## top
module top #(
    parameter D_WIDTH = 16,
    parameter Q_BITS  = 13
)(
  input logic [D_WIDTH - 1 : 0] angle_in,
  input logic signed [D_WIDTH - 1 : 0] currA_in,
  input logic signed [D_WIDTH - 1 : 0] currB_in,
  input logic signed [D_WIDTH - 1 : 0] currC_in,
  input logic signed [D_WIDTH - 1 : 0] currT_in,
  input logic        [D_WIDTH - 1 : 0] periodTop,
  output logic pwmA_out,
  output logic pwmB_out,
  output logic pwmC_out,
  input logic signed [D_WIDTH - 1 : 0]  kpd, kpq,
  input logic signed [D_WIDTH - 1 : 0]  kid, kiq,
  input logic clear_pid,
  input  logic clk,
  input  logic rstb,
  input  logic valid,
  output logic ready
);
  reg [         15 : 0] angle_r;
  reg [D_WIDTH - 1 : 0] currA_r;
  reg [D_WIDTH - 1 : 0] currB_r;
  reg [D_WIDTH - 1 : 0] currC_r;
  reg [D_WIDTH - 1 : 0] currT_r;
  reg [         15 : 0] periodTop_r;
  reg [4:0]             state;
  reg  [D_WIDTH - 1 : 0] a_in_matmul;
  reg  [D_WIDTH - 1 : 0] b_in_matmul;
  reg  [1:0]             op_in_matmul;
  wire [D_WIDTH - 1 : 0] a_out_matmul;
  wire [D_WIDTH - 1 : 0] b_out_matmul;
  reg [D_WIDTH - 1 : 0] c_out_calc;
  reg [D_WIDTH - 1 : 0] park_d_r, park_q_r;
  reg [D_WIDTH - 1 : 0] va_r, vb_r;
  wire    cordic_out_valid;
  ...
Size in the first run: roughly 10000 cells after synthesis, about 850 flip-flops, ~170 I/O pins.
Settings: LEC_CHECK=0, CAP_MARGIN=30, CORE_ASPECT_RATIO=0.94, CORE_MARGIN=2, CORE_UTILIZATION=72, CTS_CLUSTER_DIAMETER=64, CTS_CLUSTER_SIZE=81, HOLD_SLACK_MARGIN=0.05, PLACE_DENSITY=0.36, SETUP_SLACK_MARGIN=1.65, SLEW_MARGIN=20, TNS_END_PERCENT=35; clock period 6.51 ns.
run.sh (not shown) runs the stock make flow with config.mk's settings and CLKGATE_MAP_FILE=.
The baseline finished with setup timing left.
Then changed:
CAP_MARGIN = 20   (was 30)
CORE_ASPECT_RATIO = unset   (was 0.94)
CORE_UTILIZATION = 50   (was 72)
CTS_CLUSTER_DIAMETER = unset   (was 64)
CTS_CLUSTER_SIZE = unset   (was 81)
HOLD_SLACK_MARGIN = unset   (was 0.05)
PLACE_DENSITY = 0.6   (was 0.36)
SETUP_SLACK_MARGIN = unset   (was 1.65)
TNS_END_PERCENT = unset   (was 35)
clock period = 8.74 ns   (was 6.51 ns; I/O delays follow)
What happened: This time the run went through all stages and came out clean. Synthesized area is unchanged. Die size rises by well over a third. Synthesized cell count does not change. Sequential share of layout area rises by 1.5 points. First-iteration DRC count falls by well over a third. Via count falls by roughly a tenth. Clock power falls by about a fifth.
Then changed:
CORE_UTILIZATION = 24   (was 50)
clock period = 10.8 ns   (was 8.74 ns; I/O delays follow)
Clock skew shrinks by 0.014 ns. Setup slack is better by 1.8 ns. Design area grows by a few percent. Non-clock buffer count shrinks by 31. Global-route usage shrinks by 15 points. Register-to-register slack is better by 1.8 ns. Synthesized area does not change. Routed wire length shrinks by a few percent. Final cell count grows by about a fifth. Hold slack barely changes.
Then changed:
CORE_UTILIZATION = 70   (was 24)
MAX_ROUTING_LAYER = met4   (was unset)
SETUP_SLACK_MARGIN = 1.14   (was unset)
clock period = 8.64 ns   (was 10.8 ns; I/O delays follow)
Effect: Clock power climbs by 29%. Worst setup slack got worse by 1.1 ns. Total power increases by 28%. Clock-buffer cell count shrinks by 5. Routed wire length grows by 0.82%. Non-clock buffer count rose by 47. Worst hold slack gets better by 0.0068 ns. Sequential power goes up by 25%. Final area goes down by 3.2%. Register-to-register slack is worse by 1.1 ns. Critical path depth does not change.

========
Setup of north:
Starting RTL as in the previous note.
==> flow/config.mk <==
export PLATFORM = sky130hd
export DESIGN_NAME = top
export DESIGN_NICKNAME = top
export VERILOG_FILES = /design/flow/design.v
export SDC_FILE = /design/flow/constraint.sdc
export NUM_CORES = 4
export LEC_CHECK = 0
export ABC_AREA = 0
export CAP_MARGIN = 20
export CELL_PAD_IN_SITES_DETAIL_PLACEMENT = 0
export CORE_ASPECT_RATIO = 1.04
export CORE_MARGIN = 2
export CORE_UTILIZATION = 72
export MAX_ROUTING_LAYER = met5
export MIN_ROUTING_LAYER = met1
export PLACE_DENSITY_LB_ADDON = 0.2
export SETUP_SLACK_MARGIN = 1.38
export SLEW_MARGIN = 20
==> flow/constraint.sdc <==
create_clock -name core_clock -period 5.08 [get_ports {clk}]
set_input_delay 1.0160 -clock core_clock [delete_from_list [all_inputs] [get_ports {clk}]]
set_output_delay 1.0160 -clock core_clock [all_outputs]
set_load 0.01 [all_outputs]
Ran to the end and failed final checks on negative setup slack: north.
### north -> south
Settings: swapping 1.38 for 1.11 in SETUP_SLACK_MARGIN; swapping 0 for 1 in ABC_AREA; swapping 5.08 for 7.5 in the clock period (ns, I/O delays scaled along).
Results
south | status: complete | timing, DRC, antenna: pass
Sort north and south by chip area line of the yosys report desc -> top: south
Per the comparison of south with north, multi-input combinational cell area up about 0.3%; total power up 41%.
Compared with north, south shows number of buffers and inverters on the critical path higher by 6.
Reported for north and south, number of flops mapped to enable cells by yosys turned out identical to the last digit.
north has higher share of synthesized area occupied by flip-flops and latches than south.
Wire length of the first global-routing pass, north and south: smaller value in south
In the flow results for north and south, the buffers inserted during post-CTS setup optimization is larger on north.
Looking at slack of the critical path, south sits 3.93 ns higher than north does.
Here is what was changed in the inputs of east compared with south.
Settings: changing SETUP_SLACK_MARGIN from 1.11 to 0.37; changing CAP_MARGIN from 20 to 10; changing ABC_AREA from 1 to 0; removing PLACE_DENSITY_LB_ADDON (formerly 0.2); changing the clock period (ns, I/O delays scaled along) from 7.5 to 5.11.
Notes after the runs:
- Looking at tap cell count, east sits 134 below south.
- Number of buffer and inverter stages on the critical path: east lower than south
- Sequential cell count came out exactly the same in south and east.
- Via count, south and east: higher on south
- Against south, worst-case setup margin in the final layout in east came out worse.
- east completed end to end; final checks failed (negative setup slack).
- south: full flow OK, the timing, DRC and antenna checks passed
- Going from south to east, final area went up 3.6%; area of the mapped netlist went down about 6%; routed wire length went up about 9%; portion of the layout cell area used by non-clock buffers went up 6.7 points.
### east -> west
Settings: CORE_ASPECT_RATIO removed (was 1.04); SETUP_SLACK_MARGIN changed from 0.37 to 0.59; MIN_ROUTING_LAYER removed (was met1); PLACE_DENSITY newly set to 0.64; CAP_MARGIN changed from 10 to 20; MAX_ROUTING_LAYER removed (was met5); CELL_PAD_IN_SITES_DETAIL_PLACEMENT removed (was 0); ABC_AREA removed (was 0); the clock period (ns, I/O delays scaled along) changed from 5.11 to 6.54.
Findings:
west finished all stages; however, its layout fails the closing checks, the failures being negative setup slack. Against east, west reports a first-pass GRT wire length that is lower. west: overall power after layout 23% below east. east -> west: cell count decreased by a few percent. Wire length of west falls short of that of east by more than 10%. Summary — post-DP HPWL, west relative to east: lower, by 4.4%. Per the comparison of west with east, buffer and inverter count on the worst path has increased, total clock network power went down by about 24%, net switching power of the design down 1.1 mW. Between west and east, it is west whose via count is lower, by about 7%. On clock skew after layout: west sits above east.

========
Starting RTL as in the previous note.
export LEC_CHECK = 0
export ABC_AREA = 0
export CAP_MARGIN = 20
export CELL_PAD_IN_SITES_GLOBAL_PLACEMENT = 1
export CORE_ASPECT_RATIO = 0.66
export CORE_MARGIN = 8
export CORE_UTILIZATION = 40
export GPL_ROUTABILITY_DRIVEN = 0
export GPL_TIMING_DRIVEN = 1
export HOLD_SLACK_MARGIN = 0.04
export MAX_ROUTING_LAYER = met4
export PLACE_DENSITY_LB_ADDON = 0.08
export SLEW_MARGIN = 20
export TNS_END_PERCENT = 10
create_clock -name core_clock -period 10.0 [get_ports {clk}]
Edit:
ABC_AREA = unset   (was 0)
CELL_PAD_IN_SITES_GLOBAL_PLACEMENT = unset   (was 1)
CORE_ASPECT_RATIO = unset   (was 0.66)
CORE_MARGIN = 2   (was 8)
CORE_UTILIZATION = 68   (was 40)
GPL_ROUTABILITY_DRIVEN = unset   (was 0)
GPL_TIMING_DRIVEN = unset   (was 1)
HOLD_SLACK_MARGIN = unset   (was 0.04)
MAX_ROUTING_LAYER = unset   (was met4)
PLACE_DENSITY = 0.6   (was unset)
PLACE_DENSITY_LB_ADDON = unset   (was 0.08)
TNS_END_PERCENT = unset   (was 10)
clock period = 7.11 ns   (was 10.0 ns; I/O delays follow)
Now the flow finished but failed the layout checks on negative setup slack; via count went up by 6.2%; power went up by 46%; global-route usage went up by 14 points; wire length went down by 9.7%; worst setup slack got worse by 1.4 ns.
Edit:
CORE_UTILIZATION = 40   (was 68)
GPL_ROUTABILITY_DRIVEN = 0   (was unset)
HOLD_SLACK_MARGIN = 0.04   (was unset)
PLACE_DENSITY = unset   (was 0.6)
clock period = 10.0 ns   (was 7.11 ns; I/O delays follow)
With this change the flow finished clean.
First-iteration DRC count went down by a quarter to a third.
Worst setup slack gets better by 1.6 ns.
Total power went down by a quarter to a third.
Die size went up by well over a third.

========
top again, from the RTL that the note above started with.
export LEC_CHECK = 0
export ABC_AREA = 1
export CAP_MARGIN = 20
export CORE_MARGIN = 2
export CORE_UTILIZATION = 72
export CTS_CLUSTER_DIAMETER = 210
export MAX_ROUTING_LAYER = met4
export PLACE_DENSITY = 0.6
export SLEW_MARGIN = 20
create_clock -name core_clock -period 6.76 [get_ports {clk}]
The baseline ran to the end with no violations.
Next try:
- CTS_CLUSTER_DIAMETER: 210 -> 373
- CTS_CLUSTER_SIZE: default -> 97
- MAX_ROUTING_LAYER: met4 -> default
- TNS_END_PERCENT: default -> 5
- clock period: 6.76 -> 3.58 ns (I/O delays scaled with it)
Result: With this change the flow stopped in global routing (5_1_grt); area after synthesis does not change; die size stays the same; synthesized cell count does not change.
Next try:
- ABC_AREA: 1 -> default
- CORE_UTILIZATION: 72 -> 52
- CTS_CLUSTER_DIAMETER: 373 -> default
- CTS_CLUSTER_SIZE: 97 -> default
- TNS_END_PERCENT: 5 -> default
- clock period: 3.58 -> 6.39 ns (I/O delays scaled with it)
=> With this change the flow finished with negative setup slack left. Die area climbs by 29%. Synthesized cell count shrinks by about 22%. Synthesized area falls by 6.4%.
Power and IR drop assume default switching activity.
